Setup of build 72:
Design alu16_top, start of the top module:
module alu16_top(clk, valA, valB, aluop, sub, lr, cc, result);
	input clk;
	input [15:0] valA, valB;
	input [3:0] aluop;
	input sub, lr;
	output reg [3:0] cc;
	output reg [15:0] result;
	reg [15:0] a_q, b_q;
	reg [3:0] op_q;
	reg sub_q, lr_q;
	wire [3:0] cc_w;
	wire [15:0] result_w;
	ALU alu(.valA(a_q), .valB(b_q), .aluop(op_q), .sub(sub_q), .lr(lr_q), .cc(cc_w), .result(result_w));
	always @(posedge clk) begin
		a_q <= valA;
		b_q <= valB;
		op_q <= aluop;
		sub_q <= sub;
		lr_q <= lr;
		cc <= cc_w;
		result <= result_w;
	end
endmodule
For scale: about 980 cells after synthesis.
==> flow/config.mk <==
export PLATFORM = sky130hd
export DESIGN_NAME = alu16_top
export DESIGN_NICKNAME = alu16_top
export VERILOG_FILES = /design/flow/design.v
export SDC_FILE = /design/flow/constraint.sdc
export NUM_CORES = 4
export LEC_CHECK = 0
export ABC_AREA = 1
export CAP_MARGIN = 15
export CELL_PAD_IN_SITES_DETAIL_PLACEMENT = 2
export CORE_MARGIN = 2
export CORE_UTILIZATION = 40
export GPL_TIMING_DRIVEN = 1
export HOLD_SLACK_MARGIN = 0.12
export MAX_ROUTING_LAYER = met5
export MIN_ROUTING_LAYER = met2
export SLEW_MARGIN = 20
export TNS_END_PERCENT = 40
==> flow/constraint.sdc <==
create_clock -name core_clock -period 3.1 [get_ports {clk}]
set_input_delay 0.6200 -clock core_clock [delete_from_list [all_inputs] [get_ports {clk}]]
set_output_delay 0.6200 -clock core_clock [all_outputs]
set_load 0.01 [all_outputs]
run.sh (not shown) runs the stock make flow with config.mk's settings and CLKGATE_MAP_FILE=.
Status(build 72) = ERROR, stage = detailed placement
Setup changes, build 72 to build 31
Settings: MAX_ROUTING_LAYER: met5 -> met4; ABC_AREA: 1 -> unset; TNS_END_PERCENT: 40 -> unset; PLACE_DENSITY_LB_ADDON: unset -> 0.27.
## What came out
Build 31 got as far as detailed placement, where a tool error ended the run.
Build 31 vs build 72 — number of rows created at floorplan climbed by a few percent
In build 31 relative to build 72, core area had gone up by more than 10%.
Between build 72 and build 31, the flow reports height of the chip increasing by a few percent.
From build 72 to build 31 the numbers moved as follows: die size up about 11%; area of the mapped netlist went up; post-synthesis cell count lower; synthesized chip area reported by yosys has increased; fraction of the yosys area taken by sequential cells moved down.
Diff build 72 -> build 31: floorplan core density fell 0.53 points; post-synthesis average cell area rose 28%.
[inputs] build 52 vs build 31
Settings: clearing MAX_ROUTING_LAYER, which used to be met4; clearing MIN_ROUTING_LAYER, which used to be met2; putting SETUP_SLACK_MARGIN at 0.97 where nothing was set; clearing HOLD_SLACK_MARGIN, which used to be 0.12; clearing PLACE_DENSITY_LB_ADDON, which used to be 0.27; swapping 40 for 57 in CORE_UTILIZATION; clearing CELL_PAD_IN_SITES_DETAIL_PLACEMENT, which used to be 2; swapping 15 for 20 in CAP_MARGIN; clearing GPL_TIMING_DRIVEN, which used to be 1; swapping 3.1 for 3.41 in the clock period (ns, I/O delays scaled along).
## What came out
Build 52: aborted in global routing (tool error)
Die boundary width, build 52 vs build 31: down by more than 10%
Build 52 -> build 31: proportion of synthesized flip-flops having asynchronous set or reset delta 0, exact match
From build 52 to build 31, count of cell types in the netlist did not move at all.
Floorplan die area: build 52 < build 31
Number of cell rows (lower): build 52
The following lists how build 57 was set up differently from build 52:
Settings: SETUP_SLACK_MARGIN no longer set, was 0.97; CORE_UTILIZATION now 25, was 57; the clock period (ns, I/O delays scaled along) now 4.55, was 3.41.
[summary]
- Build 52 did not finish; the tool stopped in global routing with error GRT-0232.
- Build 57 ran to completion and came out clean on the timing, design-rule and antenna checks.
- Build 57: die boundary height higher than build 52
- Comparing build 57 against build 52, there is no change at all in post-synthesis chip area from yosys.
- Taking build 52 as the reference point, the pre-CTS worst setup slack of build 57 rises by 1.0 ns.
- Reported for build 52 and build 57, port buffer count turned out identical to the last digit.
- Re I/O pin count: no difference whatsoever between build 52 and build 57.
- In the reports for build 52 and build 57, the larger die area belongs to build 57.


Starting RTL as in the previous note.
clock: 6.38 ns
lec_check: 0
abc_area: 0
cap_margin: 20
core_aspect_ratio: 1.17
core_margin: 2
core_utilization: 23
gpl_routability_driven: 0
min_routing_layer: met1
place_density_lb_addon: 0.18
setup_slack_margin: 1.23
slew_margin: 20
The first run passed the timing, design-rule and antenna checks.
Edit:
--- a/flow/config.mk
+++ b/flow/config.mk
@@ -8 +8 @@
-export ABC_AREA = 0
+export ABC_AREA = 1
@@ -12,2 +12,2 @@
-export CORE_UTILIZATION = 23
-export GPL_ROUTABILITY_DRIVEN = 0
+export CORE_UTILIZATION = 58
+export GPL_ROUTABILITY_DRIVEN = 1
@@ -15,2 +14,0 @@
-export PLACE_DENSITY_LB_ADDON = 0.18
-export SETUP_SLACK_MARGIN = 1.23
==> flow/constraint.sdc (replaced) <==
create_clock -name core_clock -period 2.87 [get_ports {clk}]
set_input_delay 0.5740 -clock core_clock [delete_from_list [all_inputs] [get_ports {clk}]]
set_output_delay 0.5740 -clock core_clock [all_outputs]
set_load 0.01 [all_outputs]
- The new run reached the layout checks and failed them: negative setup slack
- maximum frequency came out higher by about 46%
- routed wire length came out lower by 14%
- count of clock-buffer cells in the layout came out lower by 3
- critical path depth does not change
Edit:
--- a/flow/config.mk
+++ b/flow/config.mk
@@ -8 +8 @@
-export ABC_AREA = 1
+export ABC_AREA = 0
@@ -12 +12 @@
-export CORE_UTILIZATION = 58
+export CORE_UTILIZATION = 66
==> flow/constraint.sdc (replaced) <==
create_clock -name core_clock -period 3.59 [get_ports {clk}]
set_input_delay 0.7180 -clock core_clock [delete_from_list [all_inputs] [get_ports {clk}]]
set_output_delay 0.7180 -clock core_clock [all_outputs]
set_load 0.01 [all_outputs]
The changed run aborted during clock tree synthesis on DPL-0033; synthesized cell count fell by 12%; die area shrinks by 1.7%; area after synthesis is higher by 12%.
Edit:
--- a/flow/config.mk
+++ b/flow/config.mk
@@ -9 +9 @@
-export CAP_MARGIN = 20
+export CAP_MARGIN = 10
@@ -12 +12 @@
-export CORE_UTILIZATION = 66
+export CORE_UTILIZATION = 72
@@ -14,0 +15 @@
+export SETUP_SLACK_MARGIN = 0.43
==> flow/constraint.sdc (replaced) <==
create_clock -name core_clock -period 6.38 [get_ports {clk}]
set_input_delay 1.2760 -clock core_clock [delete_from_list [all_inputs] [get_ports {clk}]]
set_output_delay 1.2760 -clock core_clock [all_outputs]
set_load 0.01 [all_outputs]
- This time the run completed with no timing, DRC or antenna violations
- die area fell by 8.0%
- area after synthesis stays the same
- synthesized cell count is unchanged


== willow ==
alu16_top again, from the RTL that the note above started with.
## alu16_top
module alu16_top(clk, valA, valB, aluop, sub, lr, cc, result);
make LEC_CHECK=0 ABC_AREA=1 CAP_MARGIN=20 CELL_PAD_IN_SITES_DETAIL_PLACEMENT=0 CORE_ASPECT_RATIO=1.75 CORE_MARGIN=8 CORE_UTILIZATION=66 CTS_CLUSTER_SIZE=60 SLEW_MARGIN=20 finish   # period 2.74 ns
The flow ended early for willow: it failed with a tool error in 4_1_cts.
## Diff of input files: maple against willow
==> flow/config.mk <==
export PLATFORM = sky130hd
export DESIGN_NAME = alu16_top
export DESIGN_NICKNAME = alu16_top
export VERILOG_FILES = /design/flow/design.v
export SDC_FILE = /design/flow/constraint.sdc
export NUM_CORES = 4
export LEC_CHECK = 0
export CAP_MARGIN = 20
export CORE_MARGIN = 2
export CORE_UTILIZATION = 40
export SLEW_MARGIN = 20
==> flow/constraint.sdc <==
create_clock -name core_clock -period 4.7 [get_ports {clk}]
set_input_delay 0.9400 -clock core_clock [delete_from_list [all_inputs] [get_ports {clk}]]
set_output_delay 0.9400 -clock core_clock [all_outputs]
set_load 0.01 [all_outputs]
- For willow, the flow was terminated by a tool error in 4_1_cts and produced no final design.
- maple | stages: all done | timing, DRC, antenna: all pass
- [compare] base=willow new=maple: die area higher; core box area higher; count of instantiated cells in the yosys netlist lower.
- Compared to willow, maple has sequential fraction of the synthesis area 2.0 points lower.
## Diff of input files: amber against maple
==> flow/constraint.sdc <==
create_clock -name core_clock -period 4.55 [get_ports {clk}]
set_input_delay 0.9100 -clock core_clock [delete_from_list [all_inputs] [get_ports {clk}]]
set_output_delay 0.9100 -clock core_clock [all_outputs]
set_load 0.01 [all_outputs]
==> results <==
amber completed every stage of the flow, and the final layout passed the timing, design-rule and antenna checks. Half-perimeter wire length of the detailed placement result: maple and amber compared, lower one is maple. Going from maple to amber, logic depth of the worst path, buffers included now sits higher; non-clock buffer count now sits higher. Arrival time at the worst endpoint ended up 0.16 ns lower on amber than on maple. Diff maple and amber: final clock period utilization by the worst path higher in amber. Overall routed net length: maple and amber compared, lower one is maple. The initial cell density of the core of maple and that of amber are within noise of each other.
Relative to amber, the following input files were edited for ember:
--- a/flow/config.mk
+++ b/flow/config.mk
@@ -8,4 +8,6 @@
 export CAP_MARGIN = 20
 export CORE_MARGIN = 2
-export CORE_UTILIZATION = 40
+export CORE_UTILIZATION = 57
+export CTS_CLUSTER_SIZE = 64
+export SETUP_SLACK_MARGIN = -0.3
 export SLEW_MARGIN = 20
==> flow/constraint.sdc <==
create_clock -name core_clock -period 3.41 [get_ports {clk}]
set_input_delay 0.6820 -clock core_clock [delete_from_list [all_inputs] [get_ports {clk}]]
set_output_delay 0.6820 -clock core_clock [all_outputs]
set_load 0.01 [all_outputs]
Results
Layout checks on ember: not met. Flow itself completed; violations: setup timing. Setup slack: ember less than amber. Diff amber..ember | switching part of the total | negligible. When ember is set beside amber, its power per cell area turns out to be 81 nW/um^2 larger. Post-cts resize count, ember and amber: smaller value in amber. On wire length after detailed routing, amber beats ember. Summary — clock share of power, ember relative to amber: lower, by 1.5 points.
No activity file was given, so power comes from the tool's default toggle rates.
